try-ember:
==> flow/design.v (excerpt) <==
module sram_logger(
    input         CLK_48MHZ,
    input         RESET,           
    input         READ_CMD,
    input  [79:0] GEIG_DATA,
    input  [79:0] MAG_DATA,
    input  [31:0] SRAM_D_IN,
    output [17:0] SRAM_A,
    output [3:0]  SRAM_SRBS,
    output        SRAM_CE,
    output        SRAM_WE,
    output        SRAM_OE,
    output [15:0] SRAM_D_OUT,
    output        SRAM_D_OE,
    output [15:0] DATA_READ,
    output [17:0] W_ADDRESS,
    output        W_CHIP_SELECT,
    output [17:0] R_ADDRESS,
    output        R_CHIP_SELECT
);
Size: ~2400 cells after synthesis, roughly 290 I/O pins, roughly 25000 sq um of cells after synthesis.
Settings: LEC_CHECK=0, ABC_AREA=0, CAP_MARGIN=25, CORE_MARGIN=2, CORE_UTILIZATION=69, CTS_CLUSTER_SIZE=50, GPL_TIMING_DRIVEN=1, MAX_ROUTING_LAYER=met4, PLACE_DENSITY=0.61, SLEW_MARGIN=20, TNS_END_PERCENT=75; clock period 4.87 ns.
run.sh (not shown) runs the stock make flow with config.mk's settings and CLKGATE_MAP_FILE=.
The flow ended early for try-ember: it failed with a tool error in global routing (5_1_grt).
Setup changes, try-ember to try-onyx
# try-ember
export LEC_CHECK = 0
export ABC_AREA = 0
export CAP_MARGIN = 25
export CORE_MARGIN = 2
export CORE_UTILIZATION = 69
export CTS_CLUSTER_SIZE = 50
export GPL_TIMING_DRIVEN = 1
export MAX_ROUTING_LAYER = met4
export PLACE_DENSITY = 0.61
export SLEW_MARGIN = 20
export TNS_END_PERCENT = 75
create_clock -name core_clock -period 4.87 [get_ports {CLK_48MHZ}]
# try-onyx
export LEC_CHECK = 0
export ABC_AREA = 0
export CAP_MARGIN = 25
export CORE_MARGIN = 2
export CORE_UTILIZATION = 66
export CTS_CLUSTER_SIZE = 83
export GPL_TIMING_DRIVEN = 1
export MAX_ROUTING_LAYER = met4
export PLACE_DENSITY = 0.61
export SLEW_MARGIN = 20
export TNS_END_PERCENT = 15
create_clock -name core_clock -period 4.87 [get_ports {CLK_48MHZ}]
Results
The flow for try-onyx finished, though final verification flagged setup timing.
In try-onyx the sum of net half-perimeters after detailed placement turned out 2.4 mm lower than in try-ember.
Changes observed in try-onyx relative to try-ember: die height now sits higher, global placer's final weighted congestion -0.034.
Against try-ember, die footprint in try-onyx rose by a few percent.
Per the comparison of try-onyx with try-ember, cell row count picked up an extra 1, area fraction in xor and xnor cells neither gained nor lost much, core utilization at floorplan lost 2.4 points, number of resized instances in the post-cts repair step lost about 6.5%.
--- input diff try-onyx..try-sierra ---
# try-onyx
export LEC_CHECK = 0
export ABC_AREA = 0
export CAP_MARGIN = 25
export CORE_MARGIN = 2
export CORE_UTILIZATION = 66
export CTS_CLUSTER_SIZE = 83
export GPL_TIMING_DRIVEN = 1
export MAX_ROUTING_LAYER = met4
export PLACE_DENSITY = 0.61
export SLEW_MARGIN = 20
export TNS_END_PERCENT = 15
create_clock -name core_clock -period 4.87 [get_ports {CLK_48MHZ}]
# try-sierra
export LEC_CHECK = 0
export CAP_MARGIN = 20
export CORE_MARGIN = 2
export CORE_UTILIZATION = 52
export SLEW_MARGIN = 20
create_clock -name core_clock -period 4.93 [get_ports {CLK_48MHZ}]
==> comparison <==
try-sierra closes out successfully: all stages finished, all timing, DRC and antenna checks passed. ~same proportion of cell area occupied by registers in try-sierra and try-onyx. Re total cell area reported by yosys after synthesis: no difference whatsoever between try-onyx and try-sierra. NOTE via count of the first global-routing pass try-onyx->try-sierra decreased by a little under 10%. On try-sierra: count of clock-buffer cells in the layout is 5.1% higher than what try-onyx gave. Timing startpoint of the critical path = sram_interface_0.srbs1$_DFF_NN1_: try-sierra; timing startpoint of the critical path = GEIG_DATA[70]: try-onyx. Comparing try-sierra and try-onyx, the lower worst path buffer plus inverter count is on try-sierra. Logic gate share of total power in try-sierra is 0.7 points below try-onyx. Delta (try-sierra minus try-onyx): utilization went down by 19 points; total power after layout saw little to no change.
What try-maple does differently from try-sierra at the input level:
# try-sierra
export LEC_CHECK = 0
export CAP_MARGIN = 20
export CORE_MARGIN = 2
export CORE_UTILIZATION = 52
export SLEW_MARGIN = 20
create_clock -name core_clock -period 4.93 [get_ports {CLK_48MHZ}]
# try-maple
export LEC_CHECK = 0
export CAP_MARGIN = 15
export CORE_MARGIN = 2
export CORE_UTILIZATION = 66
export SETUP_SLACK_MARGIN = 1.21
export SLEW_MARGIN = 20
create_clock -name core_clock -period 4.83 [get_ports {CLK_48MHZ}]
[summary]
- try-maple never completed, since it errored out during global routing (5_1_grt).
- try-sierra → try-maple: fraction of the core area occupied by cells at floorplan rose by 14 points; final HPWL from detailed placement -about 0.9%; die boundary height has decreased; total die size dropped 11000 sq um; die span in x fell 11%.
- From try-sierra to try-maple, maximum number of buffers from clock root to sink did not move at all.
> inputs changed (try-maple -> try-indigo)
# try-maple
export LEC_CHECK = 0
export CAP_MARGIN = 15
export CORE_MARGIN = 2
export CORE_UTILIZATION = 66
export SETUP_SLACK_MARGIN = 1.21
export SLEW_MARGIN = 20
create_clock -name core_clock -period 4.83 [get_ports {CLK_48MHZ}]
# try-indigo
export LEC_CHECK = 0
export CAP_MARGIN = 20
export CORE_MARGIN = 2
export CORE_UTILIZATION = 40
export SLEW_MARGIN = 20
create_clock -name core_clock -period 8.69 [get_ports {CLK_48MHZ}]
Findings:
try-indigo -> try-maple: share of cell area taken by muxes after synthesis delta 0, exact match
try-indigo against try-maple; cell count after placement is down slightly.
The synthesized cell count was comparable across try-maple and try-indigo.
Diff try-maple -> try-indigo: die height higher; worst-case setup slack after placement increased 2.41 ns; total number of placement rows higher; die footprint now sits higher; clock buffer count from CTS grew by 9.1%.
The final weighted congestion in routability-driven placement in try-indigo sits about 12% below the value recorded for try-maple.
Count of buffers added by post-CTS timing repair for setup (lower): try-indigo
Initial standard-cell utilization of the core was lower in the run labelled try-indigo.
try-indigo reached the final stage; the timing, DRC and antenna checks on its layout passed.
Input-level comparison between try-garnet and try-indigo:
# try-indigo
export LEC_CHECK = 0
export CAP_MARGIN = 20
export CORE_MARGIN = 2
export CORE_UTILIZATION = 40
export SLEW_MARGIN = 20
create_clock -name core_clock -period 8.69 [get_ports {CLK_48MHZ}]
# try-garnet
export LEC_CHECK = 0
export CAP_MARGIN = 20
export CORE_MARGIN = 2
export CORE_UTILIZATION = 61
export CTS_CLUSTER_SIZE = 25
export HOLD_SLACK_MARGIN = 0.3
export SETUP_SLACK_MARGIN = -0.52
export SLEW_MARGIN = 20
create_clock -name core_clock -period 5.24 [get_ports {CLK_48MHZ}]
Across try-indigo and try-garnet, a clean result was obtained everywhere but in try-garnet.
try-garnet finished all stages; however, its layout fails the closing checks, the failures being setup timing.
From try-indigo to try-garnet the numbers moved as follows: global-route usage saw an increase; number of detailed-routing iterations run before antenna repair saw an increase.
Diff try-indigo..try-garnet | synthesized cell count | unchanged
Against try-indigo, try-garnet comes in 2821 higher on number of global-route vias before repair.

* * *

Setup of run X:
sram_logger again, from the RTL that the note above started with.
make LEC_CHECK=0 ABC_AREA=1 CAP_MARGIN=0 CELL_PAD_IN_SITES_GLOBAL_PLACEMENT=2 CORE_ASPECT_RATIO=1.4 CORE_MARGIN=3 CORE_UTILIZATION=54 CTS_CLUSTER_SIZE=54 GPL_TIMING_DRIVEN=1 HOLD_SLACK_MARGIN=0.1 MAX_ROUTING_LAYER=met4 PLACE_DENSITY=0.52 SETUP_SLACK_MARGIN=2.24 SLEW_MARGIN=10 TNS_END_PERCENT=90 finish   # period 7.65 ns
Run X is listed as incomplete: the tool reported an error in 3_1_place_gp_skip_io and the run ended there.
Setup changes, run X to run P
- CORE_ASPECT_RATIO: 1.4 -> unset
- CORE_UTILIZATION: 54 -> 61
- MAX_ROUTING_LAYER: met4 -> unset
- ABC_AREA: 1 -> unset
- CTS_CLUSTER_SIZE: 54 -> unset
- GPL_TIMING_DRIVEN: 1 -> unset
- CORE_MARGIN: 3 -> 2
- CAP_MARGIN: 0 -> 20
- SETUP_SLACK_MARGIN: 2.24 -> 1.64
- TNS_END_PERCENT: 90 -> unset
- CELL_PAD_IN_SITES_GLOBAL_PLACEMENT: 2 -> unset
- SLEW_MARGIN: 10 -> 20
- PLACE_DENSITY: 0.52 -> unset
- HOLD_SLACK_MARGIN: 0.1 -> unset
- the clock period (ns, I/O delays scaled along): 7.65 -> 6.7
==> results <==
- Run P: no failed stages, no open violations at the end
- Between run X and run P, core area decreased.
- Looking at sequential area share after synthesis across run X and run P, the one that comes out lower is run X.
- Summary — number of nets at floorplan, run P relative to run X: lower, by 782.
- Taking run X as the reference, in run P share of the synthesized netlist area taken by xor and xnor gates grew by 4.1 points; yosys cell count shrank by about 24%; summed instance area of the synthesized netlist shrank by 4.7%.
- Taking run X as the reference, in run P chip area estimate from yosys synthesis moved down; cell count after synthesis moved down; core utilization before placement moved up; area fraction in full adders, half adders and majority gates level.

* * *

Starting RTL as in the previous note.
export LEC_CHECK = 0
export CAP_MARGIN = 20
export CELL_PAD_IN_SITES_GLOBAL_PLACEMENT = 2
export CORE_ASPECT_RATIO = 0.74
export CORE_MARGIN = 2
export CORE_UTILIZATION = 27
export GPL_TIMING_DRIVEN = 0
export PLACE_DENSITY_LB_ADDON = 0.23
export SETUP_SLACK_MARGIN = -0.49
export SLEW_MARGIN = 20
export TNS_END_PERCENT = 100
create_clock -name core_clock -period 14.8 [get_ports {CLK_48MHZ}]
The first run finished with timing, DRC and antenna clean.
Edit:
- ABC_AREA: unset -> 1
- CELL_PAD_IN_SITES_GLOBAL_PLACEMENT: 2 -> unset
- CORE_ASPECT_RATIO: 0.74 -> unset
- CORE_UTILIZATION: 27 -> 69
- CTS_CLUSTER_SIZE: unset -> 95
- GPL_TIMING_DRIVEN: 0 -> unset
- PLACE_DENSITY_LB_ADDON: 0.23 -> unset
- SETUP_SLACK_MARGIN: -0.49 -> unset
- TNS_END_PERCENT: 100 -> unset
- clock period: 14.8 -> 4.93 ns (I/O delays scaled with it)
The changed run finished with timing, DRC and antenna clean.
Core utilization rose by 53 points.
Global-route usage rose by 22 points.
Routed wire length goes down by roughly a tenth.
Synthesized cell count grows by a quarter to a third.
Power went up to 3.5 times its value.
Final cell count came out higher by a few percent.
Sequential power climbs to 3.4 times its value.
No activity file was given, so power comes from the tool's default toggle rates.
